Design TCAM_TOP, start of the top module:
module TCAM_TOP (
        input                   CLK
       ,input                   RESET
       ,input                   SEARCH
       ,input                   SETTING
       ,input   [DATA_BITS-1:0] KEY
       ,input   [IDWID-1:0]     SETTING_ID
       ,input   [MASKWID-1:0]   SETTING_MASKID
       ,input   [IDWID-1:0]     SETTING_PRIORITY
       ,output  [IDWID-1:0]     RULEID
       ,output                  SETTING_COMPLETE
       ,output                  SEARCH_COMPLETE
       ,output                  MISMATCH
       ,input                     DDR3_AVL_INIT
       ,input   [SDRAM_DATA-1:0]  DDR3_AVL_READDATA
       ,input                     DDR3_AVL_WAITREQUEST
       ,input                     DDR3_AVL_READDATAVALID
       ,output                    DDR3_AVL_READ
       ,output                    DDR3_AVL_WRITE
       ,output  [SDRAM_ADDR-1:0]  DDR3_AVL_ADDRESS
       ,output  [SDRAM_DATA-1:0]  DDR3_AVL_WRITEDATA
       ,output                    DDR3_AVL_BURSTCOUNT
       ,output                    DDR3_AVL_INITCOMPLETE
	);
make LEC_CHECK=0 CAP_MARGIN=20 CORE_MARGIN=2 CORE_UTILIZATION=15 CTS_CLUSTER_DIAMETER=318 GPL_ROUTABILITY_DRIVEN=1 MIN_ROUTING_LAYER=met2 PLACE_DENSITY_LB_ADDON=0.15 SLEW_MARGIN=35 finish   # period 3.43 ns
run.sh (not shown) runs the stock make flow with config.mk's settings and CLKGATE_MAP_FILE=.
The starting point ran to the end with no violations.
Edit:
CORE_UTILIZATION = 63   (was 15)
CTS_CLUSTER_DIAMETER = not set   (was 318)
GPL_ROUTABILITY_DRIVEN = not set   (was 1)
MIN_ROUTING_LAYER = not set   (was met2)
PLACE_DENSITY_LB_ADDON = not set   (was 0.15)
SLEW_MARGIN = 20   (was 35)
clock period = 5.62 ns   (was 3.43 ns; I/O delays follow)
Core utilization rises by 55 points.
Wire length falls by a quarter to a third.
Clock power falls by well over a third.
Synthesized cell count does not change.
Final cell count falls by well over a third.
Area after synthesis stays the same.
Edit:
CORE_UTILIZATION = 66   (was 63)
SETUP_SLACK_MARGIN = 1.05   (was not set)
clock period = 4.21 ns   (was 5.62 ns; I/O delays follow)
Effect:
- non-clock buffer count rises by 57
- synthesized area does not change
- worst hold slack is better by 8.8 ps
- worst setup slack gets worse by 540 ps
Edit:
CORE_UTILIZATION = 70   (was 66)
SETUP_SLACK_MARGIN = 1.42   (was 1.05)
clock period = 5.35 ns   (was 4.21 ns; I/O delays follow)
The changed run passed the timing, DRC and antenna checks; hold slack got worse by 9.7 ps; cell area shrinks by 0.85%; setup slack improved by 430 ps; register-to-register slack improved by 900 ps; clock power shrinks by 23%.

Setup of JK:
Starting RTL as in the previous note.
==> flow/config.mk <==
export PLATFORM = sky130hd
export DESIGN_NAME = TCAM_TOP
export DESIGN_NICKNAME = TCAM_TOP
export VERILOG_FILES = /design/flow/design.v
export SDC_FILE = /design/flow/constraint.sdc
export NUM_CORES = 4
export LEC_CHECK = 0
export ABC_AREA = 0
export CAP_MARGIN = 35
export CORE_MARGIN = 2
export CORE_UTILIZATION = 72
export CTS_CLUSTER_DIAMETER = 100
export CTS_CLUSTER_SIZE = 22
export GPL_ROUTABILITY_DRIVEN = 1
export MAX_ROUTING_LAYER = met5
export PLACE_DENSITY = 0.41
export SETUP_SLACK_MARGIN = 0.93
export SLEW_MARGIN = 20
export TNS_END_PERCENT = 55
==> flow/constraint.sdc <==
create_clock -name core_clock -period 3.12 [get_ports {CLK}]
set_input_delay 0.6240 -clock core_clock [delete_from_list [all_inputs] [get_ports {CLK}]]
set_output_delay 0.6240 -clock core_clock [all_outputs]
set_load 0.01 [all_outputs]
For MS, these inputs were changed with respect to JK:
==> flow/config.mk <==
export PLATFORM = sky130hd
export DESIGN_NAME = TCAM_TOP
export DESIGN_NICKNAME = TCAM_TOP
export VERILOG_FILES = /design/flow/design.v
export SDC_FILE = /design/flow/constraint.sdc
export NUM_CORES = 4
export LEC_CHECK = 0
export CAP_MARGIN = 20
export CORE_MARGIN = 2
export CORE_UTILIZATION = 72
export CTS_CLUSTER_SIZE = 17
export SETUP_SLACK_MARGIN = 0.93
export SLEW_MARGIN = 20
Lower power density of the placed cells was reported by JK, not MS. Per the comparison of MS with JK, clock skew rose by 0.025 ns, share of final layout cell area taken by non-clock buffers shrank by 0.57 points. Compared with JK, MS shows a higher routed length on met2. sky130_fd_sc_hd__clkdlybuf4s50_1 as the slowest stage cell on the critical path was reported by JK, and sky130_fd_sc_hd__dfrtp_1 by MS. Final wirelength | MS above JK. JK has a lower number of cell instances on the worst register-to-register path than MS. Relative to JK, the overall power after layout measured on MS has increased by more than 10%. The half-perimeter wire length after detailed placement on JK is in line with that on MS. Measured against each other, JK and MS differ in number of global-route vias before repair, the lower figure coming from JK. Cell area | MS vs JK | MS larger.
Input changes introduced in AL (baseline for comparison: MS):
--- a/flow/config.mk
+++ b/flow/config.mk
@@ -7,7 +7,10 @@
 export LEC_CHECK = 0
-export CAP_MARGIN = 20
+export CAP_MARGIN = 35
 export CORE_MARGIN = 2
 export CORE_UTILIZATION = 72
+export CTS_CLUSTER_DIAMETER = 54
 export CTS_CLUSTER_SIZE = 17
+export HOLD_SLACK_MARGIN = 0.1
+export PLACE_DENSITY = 0.42
 export SETUP_SLACK_MARGIN = 0.93
-export SLEW_MARGIN = 20
+export SLEW_MARGIN = 15
--- outcome ---
AL finished every stage and its layout cleared the timing, DRC and antenna checks. Compared with MS, AL shows final design area excluding fillers that has gone down by a few percent. | combinational power share | AL vs MS | 0.5 points higher |. Summary — global-route track usage on met2, AL relative to MS: lower, by 3.3 points.

## sierra
Starting RTL as in the previous note.
Settings: LEC_CHECK=0, CAP_MARGIN=35, CORE_MARGIN=2, CORE_UTILIZATION=72, CTS_CLUSTER_DIAMETER=55, CTS_CLUSTER_SIZE=17, PLACE_DENSITY_LB_ADDON=0.08, SETUP_SLACK_MARGIN=0.91, SLEW_MARGIN=20; clock period 3.12 ns.
Input-level comparison between indigo and sierra:
==> flow/config.mk <==
export PLATFORM = sky130hd
export DESIGN_NAME = TCAM_TOP
export DESIGN_NICKNAME = TCAM_TOP
export VERILOG_FILES = /design/flow/design.v
export SDC_FILE = /design/flow/constraint.sdc
export NUM_CORES = 4
export LEC_CHECK = 0
export CAP_MARGIN = 20
export CORE_MARGIN = 2
export CORE_UTILIZATION = 72
export CTS_CLUSTER_DIAMETER = 119
export CTS_CLUSTER_SIZE = 10
export PLACE_DENSITY_LB_ADDON = 0.0
export SETUP_SLACK_MARGIN = 0.89
export SLEW_MARGIN = 20
==> comparison <==
- In indigo the implementation completed, yet the final layout does not meet the checks, the culprit being antenna rules.
- sierra → indigo: per-cell via count in the routed design increased by about 0.6% relative to the old numbers; via count increased by 3.3% relative to the old numbers.
- Delta (indigo minus sierra): core occupancy in the finished layout now larger; sequential share of cell area shrank by 2.2 points; maximum clock frequency went down 17 MHz; final area went up by about 3.5%.
- Compared to sierra, the router laid down more metal wire for indigo.
- sierra → indigo: worst-case hold slack now smaller, number of gates resized after cts rose by 216, total power consumption of the routed design now sits higher.
- Of indigo and sierra, it is indigo that has the lower post-placement setup slack.
For willow, these inputs were changed with respect to indigo:
diff --git a/flow/config.mk b/flow/config.mk
--- a/flow/config.mk
+++ b/flow/config.mk
@@ -7,2 +7,3 @@
 export LEC_CHECK = 0
+export ABC_AREA = 1
 export CAP_MARGIN = 20
@@ -10,6 +11,5 @@
 export CORE_UTILIZATION = 72
-export CTS_CLUSTER_DIAMETER = 119
+export CTS_CLUSTER_DIAMETER = 358
 export CTS_CLUSTER_SIZE = 10
-export PLACE_DENSITY_LB_ADDON = 0.0
-export SETUP_SLACK_MARGIN = 0.89
+export SETUP_SLACK_MARGIN = 0.92
 export SLEW_MARGIN = 20
--- outcome ---
The flow did not stop early for willow: all stages ran, and the layout cleared the timing, DRC and antenna checks.
Looking only at global-route wire length before repair, and setting everything else aside, the higher value of willow and indigo goes to willow.
The fraction of area in registers of willow is higher than that of indigo.
Higher hold slack among willow and indigo: indigo
The met1 usage in global routing number comes out higher for willow vs indigo.
Input-level comparison between maple and willow:
diff --git a/flow/config.mk b/flow/config.mk
--- a/flow/config.mk
+++ b/flow/config.mk
@@ -7,3 +7,2 @@
 export LEC_CHECK = 0
-export ABC_AREA = 1
 export CAP_MARGIN = 20
@@ -11,5 +10,7 @@
 export CORE_UTILIZATION = 72
-export CTS_CLUSTER_DIAMETER = 358
+export CTS_CLUSTER_DIAMETER = 119
 export CTS_CLUSTER_SIZE = 10
-export SETUP_SLACK_MARGIN = 0.92
+export PLACE_DENSITY_LB_ADDON = 0.0
+export SETUP_SLACK_MARGIN = 0.89
 export SLEW_MARGIN = 20
+export TNS_END_PERCENT = 5
Findings:
- maple ran in full, but the layout does not pass; the checks complain about antenna rules.
- Detailed route, maple vs willow: via total lower for maple
- maple gives more worst voltage drop across the vdd grid than willow did.
- Of maple and willow, the run reporting the higher hold-critical path depth was willow.
- [maple vs willow] area of all placed cells without fillers: higher in maple
- Taking willow as the reference, in maple cell count fell by 16%; number of distinct library cells after synthesis rose by about 19%; first-pass GRT wire length fell by about 10%; non-clock buffer count rose by 25.
- A cell type of the slowest stage on the worst timing path of sky130_fd_sc_hd__clkdlybuf4s50_1 is what maple shows, while sky130_fd_sc_hd__dfrtp_1 belongs to willow.
- Re hold slack: maple and willow aren't equal, and the higher value belongs to maple.
- Comparing maple and willow, well tap count is higher on maple.

Starting RTL as in the previous note.
==> flow/config.mk <==
export PLATFORM = sky130hd
export DESIGN_NAME = TCAM_TOP
export DESIGN_NICKNAME = TCAM_TOP
export VERILOG_FILES = /design/flow/design.v
export SDC_FILE = /design/flow/constraint.sdc
export NUM_CORES = 4
export LEC_CHECK = 0
export CAP_MARGIN = 20
export CORE_MARGIN = 2
export CORE_UTILIZATION = 72
export CTS_CLUSTER_SIZE = 17
export SETUP_SLACK_MARGIN = 0.91
export SLEW_MARGIN = 20
==> flow/constraint.sdc <==
create_clock -name core_clock -period 3.12 [get_ports {CLK}]
set_input_delay 0.6240 -clock core_clock [delete_from_list [all_inputs] [get_ports {CLK}]]
set_output_delay 0.6240 -clock core_clock [all_outputs]
set_load 0.01 [all_outputs]
The first run completed without violations.
Then changed:
Settings changed: ABC_AREA set to 0, CTS_CLUSTER_SIZE 17 to 22, GPL_ROUTABILITY_DRIVEN set to 1, MAX_ROUTING_LAYER set to met4, SETUP_SLACK_MARGIN 0.91 to 0.93.
Fmax barely changes; clock power barely changes; worst setup slack is better by 0.0061 ns; count of clock-buffer cells in the layout rose by 11; sequential power stays flat; final area rose by 0.40%; first-iteration DRC count rose by 8.3%; non-clock buffer count rose by 38; routed wire length rose by 1.7%; clock skew hardly moves; combinational power rose by about 2%.

TCAM_TOP again, from the RTL that the note above started with.
Settings: LEC_CHECK=0, ABC_AREA=0, CAP_MARGIN=20, CELL_PAD_IN_SITES_DETAIL_PLACEMENT=2, CORE_MARGIN=10, CORE_UTILIZATION=65, CTS_CLUSTER_DIAMETER=307, CTS_CLUSTER_SIZE=48, GPL_ROUTABILITY_DRIVEN=0, GPL_TIMING_DRIVEN=0, MAX_ROUTING_LAYER=met5, MIN_ROUTING_LAYER=met2, PLACE_DENSITY=0.49, SETUP_SLACK_MARGIN=0.1, SLEW_MARGIN=20; clock period 4.66 ns.
The baseline stopped in detailed placement.
==> next run, changes <==
Settings changed: ABC_AREA 0 to 1, CELL_PAD_IN_SITES_DETAIL_PLACEMENT 2 to default, CTS_CLUSTER_DIAMETER 307 to default, CTS_CLUSTER_SIZE 48 to default, GPL_ROUTABILITY_DRIVEN 0 to 1, GPL_TIMING_DRIVEN 0 to default, MAX_ROUTING_LAYER met5 to met4, MIN_ROUTING_LAYER met2 to default, PLACE_DENSITY 0.49 to default.
Clock period 4.66 ns to 3.49 ns, I/O delays scaled along.
This time the run passed the timing, DRC and antenna checks.
Synthesized cell count grows by a quarter to a third.
Die area shrinks slightly.
Synthesized area shrinks slightly.
==> next run, changes <==
Settings changed: ABC_AREA 1 to default, CORE_MARGIN 10 to 2, CORE_UTILIZATION 65 to 58, GPL_ROUTABILITY_DRIVEN 1 to default, MAX_ROUTING_LAYER met4 to default, SETUP_SLACK_MARGIN 0.1 to default.
Clock period 3.49 ns to 9.77 ns, I/O delays scaled along.
Wire length shrinks by 12%.
Power shrinks by 64%.
Global-route usage shrinks by 5.3 points.
Non-clock buffer count shrinks by 59.
Cell count shrinks by 14%.
==> next run, changes <==
Settings changed: CORE_UTILIZATION 58 to 70, SETUP_SLACK_MARGIN from default to 0.72.
Clock period 9.77 ns to 3.12 ns, I/O delays scaled along.
The changed run finished with timing, DRC and antenna clean.
Setup slack is worse by 3.4 ns.
Total power rises to 3.1 times its value.
Area after synthesis is unchanged.
Die size falls by about a fifth.
Via count rose by a few percent.
Critical path depth drops by 1.
Wire length goes up by a few percent.

Starting RTL as in the previous note.
clock: 4.66 ns
lec_check: 0
abc_area: 0
cap_margin: 20
cell_pad_in_sites_detail_placement: 2
cell_pad_in_sites_global_placement: 2
core_margin: 10
core_utilization: 65
cts_cluster_diameter: 307
cts_cluster_size: 48
gpl_routability_driven: 0
gpl_timing_driven: 0
max_routing_layer: met5
min_routing_layer: met1
place_density: 0.49
setup_slack_margin: 0.1
slew_margin: 20
The baseline did not get past 3_5_place_dp.
Change:
Settings changed: ABC_AREA 0 to not set, CELL_PAD_IN_SITES_DETAIL_PLACEMENT 2 to not set, CELL_PAD_IN_SITES_GLOBAL_PLACEMENT 2 to not set, CORE_MARGIN 10 to 2, CORE_UTILIZATION 65 to 40, CTS_CLUSTER_DIAMETER 307 to not set, CTS_CLUSTER_SIZE 48 to not set, GPL_ROUTABILITY_DRIVEN 0 to not set, GPL_TIMING_DRIVEN 0 to not set, MAX_ROUTING_LAYER met5 to not set, MIN_ROUTING_LAYER met1 to not set, PLACE_DENSITY 0.49 to not set, SETUP_SLACK_MARGIN 0.1 to not set.
Clock period 4.66 ns to 5.62 ns, I/O delays scaled along.
Result: This time the run produced a clean layout; synthesized cell count does not change; area after synthesis stays the same; die size goes up by well over a third.

## onyx
TCAM_TOP again, from the RTL that the note above started with.
## TCAM_TOP
module TCAM_TOP (
        input                   CLK
       ,input                   RESET
       ,input                   SEARCH
       ,input                   SETTING
       ,input   [DATA_BITS-1:0] KEY
       ,input   [IDWID-1:0]     SETTING_ID
       ,input   [MASKWID-1:0]   SETTING_MASKID
       ,input   [IDWID-1:0]     SETTING_PRIORITY
       ,output  [IDWID-1:0]     RULEID
       ,output                  SETTING_COMPLETE
       ,output                  SEARCH_COMPLETE
       ,output                  MISMATCH
       ,input                     DDR3_AVL_INIT
       ,input   [SDRAM_DATA-1:0]  DDR3_AVL_READDATA
       ,input                     DDR3_AVL_WAITREQUEST
       ,input                     DDR3_AVL_READDATAVALID
       ,output                    DDR3_AVL_READ
       ,output                    DDR3_AVL_WRITE
       ,output  [SDRAM_ADDR-1:0]  DDR3_AVL_ADDRESS
       ,output  [SDRAM_DATA-1:0]  DDR3_AVL_WRITEDATA
  ...
==> flow/config.mk <==
export PLATFORM = sky130hd
export DESIGN_NAME = TCAM_TOP
export DESIGN_NICKNAME = TCAM_TOP
export VERILOG_FILES = /design/flow/design.v
export SDC_FILE = /design/flow/constraint.sdc
export NUM_CORES = 4
export LEC_CHECK = 0
export ABC_AREA = 0
export CAP_MARGIN = 40
export CORE_MARGIN = 2
export CORE_UTILIZATION = 72
export CTS_CLUSTER_DIAMETER = 337
export CTS_CLUSTER_SIZE = 21
export GPL_ROUTABILITY_DRIVEN = 1
export MAX_ROUTING_LAYER = met4
export PLACE_DENSITY_LB_ADDON = 0.08
export SETUP_SLACK_MARGIN = 0.93
export SLEW_MARGIN = 20
==> flow/constraint.sdc <==
create_clock -name core_clock -period 3.12 [get_ports {CLK}]
set_input_delay 0.6240 -clock core_clock [delete_from_list [all_inputs] [get_ports {CLK}]]
set_output_delay 0.6240 -clock core_clock [all_outputs]
set_load 0.01 [all_outputs]
Relative to onyx, the following input files were edited for garnet:
==> flow/config.mk <==
export PLATFORM = sky130hd
export DESIGN_NAME = TCAM_TOP
export DESIGN_NICKNAME = TCAM_TOP
export VERILOG_FILES = /design/flow/design.v
export SDC_FILE = /design/flow/constraint.sdc
export NUM_CORES = 4
export LEC_CHECK = 0
export CAP_MARGIN = 5
export CORE_MARGIN = 2
export CORE_UTILIZATION = 72
export CTS_CLUSTER_SIZE = 17
export SETUP_SLACK_MARGIN = 0.93
export SLEW_MARGIN = 15
--- outcome ---
garnet finished every step from synthesis to the final layout, and the layout passed the timing, DRC and antenna checks.
Side by side, fraction of area in clock buffers and inverters turned out higher in garnet than in onyx.
On via count, the higher figure sits with garnet, not onyx.
Sort onyx and garnet by worst setup slack after placement asc -> top: garnet
Largest clock skew in the final design: garnet worse than onyx
Relative to garnet, the following input files were edited for xenon:
-- flow/config.mk --
<<< garnet, line 7
export LEC_CHECK = 0
export CAP_MARGIN = 5
export CORE_MARGIN = 2
export CORE_UTILIZATION = 72
export CTS_CLUSTER_SIZE = 17
export SETUP_SLACK_MARGIN = 0.93
export SLEW_MARGIN = 15
>>> xenon, line 7
export LEC_CHECK = 0
export CAP_MARGIN = 35
export CORE_MARGIN = 2
export CORE_UTILIZATION = 72
export CTS_CLUSTER_DIAMETER = 54
export CTS_CLUSTER_SIZE = 17
export PLACE_DENSITY_LB_ADDON = 0.07
export SETUP_SLACK_MARGIN = 0.93
export SLEW_MARGIN = 20
==> comparison <==
xenon finished every stage; the final checks, however, were not passed, the failures being antenna violations.
Overall power consumption went down by more than 10% going from garnet to xenon.
Class of the most critical setup path = register to primary output: garnet; class of the most critical setup path = register to register: xenon
Hold slack: xenon and garnet compared, higher one is xenon
The worst slew slack as a fraction of its limit of xenon exceeds that of garnet by 4.0 points.
Power and IR drop assume default switching activity.
